Design adder_32bit, start of the top module:
module adder_32bit(
    input clk,
    input rst,
    input [31:0] i_a,
    input [31:0] i_b,
    input i_vld,
    output reg [31:0] o_res,
    output reg o_res_vld,
    output reg overflow
);
wire [7:0] shift;
wire [23:0] al_man_a, al_man_b;
wire sign_a, sign_b, sign_res;
wire [7:0] exp_a, exp_b, exp_res;
wire [23:0] man_a, man_b, man_res;
wire [24:0] res;
wire operation_overflow;
assign sign_a = i_a[31];
assign sign_b = i_b[31];
assign exp_a = i_a[30:23];
assign exp_b = i_b[30:23];
assign man_a = (exp_a == 8'b0) ? {1'b0, i_a[22:0]} : {1'b1, i_a[22:0]};  
assign man_b = (exp_b == 8'b0) ? {1'b0, i_b[22:0]} : {1'b1, i_b[22:0]};
wire is_nan_a = ((exp_a == 8'b11111111) && (man_a[22:0] != 0));  
wire is_nan_b = ((exp_b == 8'b11111111) && (man_b[22:0] != 0));
wire is_inf_a = ((exp_a == 8'b11111111) && (man_a[22:0] == 0));
wire is_inf_b = ((exp_b == 8'b11111111) && (man_b[22:0] == 0));
wire is_zero_a = ((i_a[30:0] == 0));  
wire is_zero_b = ((i_b[30:0] == 0));
CompareAndShift32Bit u_CompareAndShift32Bit (
  ...
export LEC_CHECK = 0
export ABC_AREA = 0
export CAP_MARGIN = 10
export CORE_MARGIN = 2
export CORE_UTILIZATION = 40
export CTS_CLUSTER_DIAMETER = 280
export CTS_CLUSTER_SIZE = 15
export GPL_TIMING_DRIVEN = 0
export MAX_ROUTING_LAYER = met4
export PLACE_DENSITY_LB_ADDON = 0.26
export SLEW_MARGIN = 20
export TNS_END_PERCENT = 60
create_clock -name core_clock -period 42.5 [get_ports {clk}]
run.sh (not shown) runs the stock make flow with config.mk's settings and CLKGATE_MAP_FILE=.
The starting point ran to the end with no violations.
Change:
==> flow/config.mk (replaced) <==
export PLATFORM = sky130hd
export DESIGN_NAME = adder_32bit
export DESIGN_NICKNAME = adder_32bit
export VERILOG_FILES = /design/flow/design.v
export SDC_FILE = /design/flow/constraint.sdc
export NUM_CORES = 4
export LEC_CHECK = 0
export CAP_MARGIN = 20
export CORE_MARGIN = 2
export CORE_UTILIZATION = 56
export SLEW_MARGIN = 20
==> flow/constraint.sdc (replaced) <==
create_clock -name core_clock -period 13.6 [get_ports {clk}]
set_input_delay 2.7200 -clock core_clock [delete_from_list [all_inputs] [get_ports {clk}]]
set_output_delay 2.7200 -clock core_clock [all_outputs]
set_load 0.01 [all_outputs]
Effect:
- Now the flow never finished: it broke off in 5_1_grt (GRT-0232)
- area after synthesis stays the same
- die size falls by a quarter to a third
- synthesized cell count does not change
Change:
--- a/flow/config.mk
+++ b/flow/config.mk
@@ -9,3 +9,3 @@
 export CORE_MARGIN = 2
-export CORE_UTILIZATION = 56
+export CORE_UTILIZATION = 12
 export SLEW_MARGIN = 20
==> flow/constraint.sdc (replaced) <==
create_clock -name core_clock -period 41.5 [get_ports {clk}]
set_input_delay 8.3000 -clock core_clock [delete_from_list [all_inputs] [get_ports {clk}]]
set_output_delay 8.3000 -clock core_clock [all_outputs]
set_load 0.01 [all_outputs]
The changed run completed with no timing, DRC or antenna violations; synthesized area does not change; synthesized cell count is unchanged; die area came out higher to 4.6 times its value.

========
Setup of build 55:
adder_32bit again, from the RTL that the note above started with.
clock: 36.2 ns
lec_check: 0
abc_area: 1
cap_margin: 20
core_margin: 2
core_utilization: 70
cts_cluster_size: 90
hold_slack_margin: -0.1
max_routing_layer: met4
slew_margin: 20
Setup changes, build 55 to build 77
Settings: MAX_ROUTING_LAYER: met4 -> unset; HOLD_SLACK_MARGIN: -0.1 -> unset; CTS_CLUSTER_DIAMETER: unset -> 147; CTS_CLUSTER_SIZE: 90 -> unset; ABC_AREA: 1 -> unset; the clock period (ns, I/O delays scaled along): 36.2 -> 22.2.
==> comparison <==
Build 77 | ERROR | 3_5_place_dp
From build 55 to build 77 the numbers moved as follows: overall die height dropped 7.5%, synthesized area now smaller, xor and xnor area share after synthesis picked up an extra 2.1 points, area reported by Yosys stat fell by 15%.
diff inputs: build 77 => build 27
Settings: putting SETUP_SLACK_MARGIN at -2.0 where nothing was set; putting CTS_CLUSTER_SIZE at 41 where nothing was set; clearing CTS_CLUSTER_DIAMETER, which used to be 147; swapping 22.2 for 38.0 in the clock period (ns, I/O delays scaled along).
--- outcome ---
The layout from build 27, despite a flow that completed every stage, fails the layout checks, with the failing checks listed as negative setup slack.
On total cell area reported by yosys after synthesis, build 77 and build 27 are neck and neck.
Diff build 77..build 27 | register bit count reported by yosys | unchanged
Build 27 -> build 77: number of buffers added on ports delta 0, exact match
Reported for build 77 and build 27, number of top-level design ports turned out identical to the last digit.
#### Input delta (build 48 over build 27)
Settings: changing SETUP_SLACK_MARGIN from -2.0 to 4.67; changing CAP_MARGIN from 20 to 0; setting MAX_ROUTING_LAYER to met4 for the first time.
## What came out
- Build 48 did not run to completion, as it errored out during 5_1_grt.
- Diff build 27..build 48 | hold-fix buffer count after cts | unchanged
- Reported for build 27 and build 48, overall die width turned out identical to the last digit.
- Re standard cell area after detailed placement: no difference whatsoever between build 48 and build 27.
- Build 27 -> build 48: post-synthesis chip area from yosys delta 0, exact match
- Diff build 27..build 48 | adder-cell area share of the yosys netlist | unchanged
- Fraction of registers with async set/reset came out exactly the same in build 27 and build 48.

========
== P ==
adder_32bit again, from the RTL that the note above started with.
Settings: LEC_CHECK=0, ABC_AREA=1, CAP_MARGIN=20, CORE_MARGIN=2, CORE_UTILIZATION=70, CTS_CLUSTER_SIZE=86, HOLD_SLACK_MARGIN=-0.1, MAX_ROUTING_LAYER=met4, SLEW_MARGIN=20; clock period 36.2 ns.
## Diff of input files: Q against P
- CTS_CLUSTER_SIZE no longer set, was 86
- ABC_AREA no longer set, was 1
- MAX_ROUTING_LAYER no longer set, was met4
- CORE_UTILIZATION now 40, was 70
- HOLD_SLACK_MARGIN no longer set, was -0.1
- the clock period (ns, I/O delays scaled along) now 39.1, was 36.2
Notes after the runs:
In terms of fraction of area in registers, Q and P differ only marginally. Changes observed in Q relative to P: number of placed instances with taps included down 16%; wire length of the first global-routing pass flat; full die area up about 50%. The biggest combinational cell group after synthesis comes out simple AND/OR/NAND/NOR gates in one run and AND-OR/OR-AND gates in the other, namely in P and Q respectively.
Here is what was changed in the inputs of R compared with Q.
- changing the clock period (ns, I/O delays scaled along) from 39.1 to 40.0
--- outcome ---
No run among R and Q stopped early or left any final violation; all are clean. Between Q and R, the clock network area share does not differ in any meaningful way. Between R and Q, the final area does not differ in any meaningful way. | aggregate global-route resource usage | R vs Q | ≈ equal |. Per the comparison of R with Q, ratio of final minimum period to clock period ~0 delta; via count +about 0.9%; total wire length after detailed routing +0.44%. Q -> R: cell count flat. Compared with Q, in R fraction of met1 tracks used by global routing rose by 1.8 points.
[inputs] S vs R
- ABC_AREA newly set to 1
- CTS_CLUSTER_DIAMETER newly set to 125
- MAX_ROUTING_LAYER newly set to met5
- CTS_CLUSTER_SIZE newly set to 15
- GPL_TIMING_DRIVEN newly set to 0
Results
S went all the way through the flow, and no timing, DRC or antenna check failed. Sort R and S by via count, ascending, and R comes first. Placed wire-length estimate for S is higher than for R.
#### Input delta (T over S)
- a deleted GPL_TIMING_DRIVEN that had been 0
- a deleted ABC_AREA that had been 1
- a deleted CTS_CLUSTER_SIZE that had been 15
- a deleted CTS_CLUSTER_DIAMETER that had been 125
- a deleted MAX_ROUTING_LAYER that had been met5
- a change of the clock period (ns, I/O delays scaled along) from 40.0 to 28.0
Notes after the runs:
T completed end to end; final checks failed (setup timing). [compare] base=S new=T: die size decreased about 15%, cell area increased 28%, post-CTS setup buffer count increased 103. Taking S as the reference, in T non-clock buffer count moved up, first-pass GRT wire length moved up. Summary of the comparison: smallest hold slack is higher in T, relative to S. Between T and S, it is T whose worst setup slack after layout is lower, by 8410 ps. T vs. S: met2 usage in global routing went up by 11 points. | register bit total from synthesis | T vs S | ≈ equal |.

========
adder_32bit again, from the RTL that the note above started with.
==> flow/design.v (excerpt) <==
module adder_32bit(
    input clk,
    input rst,
    input [31:0] i_a,
    input [31:0] i_b,
    input i_vld,
    output reg [31:0] o_res,
    output reg o_res_vld,
    output reg overflow
);
wire [7:0] shift;
wire [23:0] al_man_a, al_man_b;
wire sign_a, sign_b, sign_res;
wire [7:0] exp_a, exp_b, exp_res;
wire [23:0] man_a, man_b, man_res;
wire [24:0] res;
wire operation_overflow;
assign sign_a = i_a[31];
assign sign_b = i_b[31];
assign exp_a = i_a[30:23];
assign exp_b = i_b[30:23];
assign man_a = (exp_a == 8'b0) ? {1'b0, i_a[22:0]} : {1'b1, i_a[22:0]};  
assign man_b = (exp_b == 8'b0) ? {1'b0, i_b[22:0]} : {1'b1, i_b[22:0]};
wire is_nan_a = ((exp_a == 8'b11111111) && (man_a[22:0] != 0));  
wire is_nan_b = ((exp_b == 8'b11111111) && (man_b[22:0] != 0));
wire is_inf_a = ((exp_a == 8'b11111111) && (man_a[22:0] == 0));
wire is_inf_b = ((exp_b == 8'b11111111) && (man_b[22:0] == 0));
wire is_zero_a = ((i_a[30:0] == 0));  
wire is_zero_b = ((i_b[30:0] == 0));
CompareAndShift32Bit u_CompareAndShift32Bit (
    .exp_a(exp_a),           
    .exp_b(exp_b),           
    .man_a(man_a),           
    .man_b(man_b),           
    .al_man_a(al_man_a),     
    .al_man_b(al_man_b),     
    .shift(shift)            
);
Addition32Bit u_Addition32Bit (
    .sign_a(sign_a),         
    .sign_b(sign_b),         
    .a(al_man_a),            
    .b(al_man_b),            
    .res(res),               
    .sign_res(sign_res)      
);
Normalization32Bit u_Normalization32Bit (
    .res(res),                                   
    .exp_base((exp_a > exp_b) ? exp_a : exp_b),  
    .man_res(man_res),                           
    .exp_res(exp_res),                           
    .overflow(operation_overflow)                
);
always @(posedge clk or posedge rst) begin
    if (rst) begin
        o_res <= 32'b0;
        o_res_vld <= 1'b0;
        overflow <= 1'b0;
    end else if (i_vld) begin
        if (is_nan_a || is_nan_b || (is_inf_a && is_inf_b && (sign_a != sign_b))) begin
            o_res <= 32'h7FC00000;  
            overflow <= 1'b1;
        end 
  ...
clock: 40.0 ns
lec_check: 0
cap_margin: 20
cell_pad_in_sites_global_placement: 1
core_margin: 2
core_utilization: 40
cts_cluster_diameter: 116
gpl_routability_driven: 0
hold_slack_margin: 0.3
max_routing_layer: met4
place_density_lb_addon: 0.15
setup_slack_margin: 4.76
slew_margin: 20
tns_end_percent: 60
Edit:
- ABC_AREA: unset -> 1
- CELL_PAD_IN_SITES_GLOBAL_PLACEMENT: 1 -> unset
- CTS_CLUSTER_DIAMETER: 116 -> 125
- GPL_ROUTABILITY_DRIVEN: 0 -> unset
- GPL_TIMING_DRIVEN: unset -> 0
- HOLD_SLACK_MARGIN: 0.3 -> unset
- MAX_ROUTING_LAYER: met4 -> unset
- PLACE_DENSITY_LB_ADDON: 0.15 -> unset
- SETUP_SLACK_MARGIN: 4.76 -> unset
- TNS_END_PERCENT: 60 -> unset
Effect: Clock-buffer cell count is lower by 2. Final area is lower by a few percent. Via count is higher by a few percent. Die area is higher by about a fifth. Routed wire length is lower by a few percent. Worst setup slack is worse by 500 ps. Sequential share of layout area stays flat.
Edit:
- ABC_AREA: 1 -> unset
- CORE_UTILIZATION: 40 -> 65
- CTS_CLUSTER_DIAMETER: 125 -> unset
- GPL_TIMING_DRIVEN: 0 -> unset
- clock period: 40.0 -> 27.0 ns (I/O delays scaled with it)
Result: This time the run aborted during clock tree synthesis (4_1_cts) (DPL-0038); synthesized area goes down by 15%; die size is lower by 47%; synthesized cell count went down by 25%.
Edit:
- CORE_UTILIZATION: 65 -> 58
- HOLD_SLACK_MARGIN: unset -> -0.09
- clock period: 27.0 -> 37.2 ns (I/O delays scaled with it)
Effect:
- The changed run produced a clean layout
- die size came out higher by 12%
- synthesized area does not change
- synthesized cell count does not change
Edit:
- ABC_AREA: unset -> 0
- CAP_MARGIN: 20 -> 25
- CELL_PAD_IN_SITES_GLOBAL_PLACEMENT: unset -> 3
- CORE_UTILIZATION: 58 -> 40
- CTS_CLUSTER_DIAMETER: unset -> 116
- GPL_ROUTABILITY_DRIVEN: unset -> 0
- HOLD_SLACK_MARGIN: -0.09 -> 0.3
- MAX_ROUTING_LAYER: unset -> met4
- PLACE_DENSITY_LB_ADDON: unset -> 0.15
- SETUP_SLACK_MARGIN: unset -> -2.0
- TNS_END_PERCENT: unset -> 90
Result: This time the run died in global placement without I/O (3_1_place_gp_skip_io), error FLW-0024. Area after synthesis is unchanged. Die area climbs by 44%. Synthesized cell count is unchanged.
Edit:
- ABC_AREA: 0 -> unset
- CAP_MARGIN: 25 -> 20
- CELL_PAD_IN_SITES_GLOBAL_PLACEMENT: 3 -> unset
- CORE_UTILIZATION: 40 -> 66
- CTS_CLUSTER_DIAMETER: 116 -> unset
- CTS_CLUSTER_SIZE: unset -> 90
- GPL_ROUTABILITY_DRIVEN: 0 -> unset
- HOLD_SLACK_MARGIN: 0.3 -> -0.09
- MAX_ROUTING_LAYER: met4 -> unset
- PLACE_DENSITY_LB_ADDON: 0.15 -> unset
- TNS_END_PERCENT: 90 -> unset
Result: With this change the flow completed and failed the layout checks on setup timing; die area falls by about 40%; synthesized area stays the same; synthesized cell count does not change.
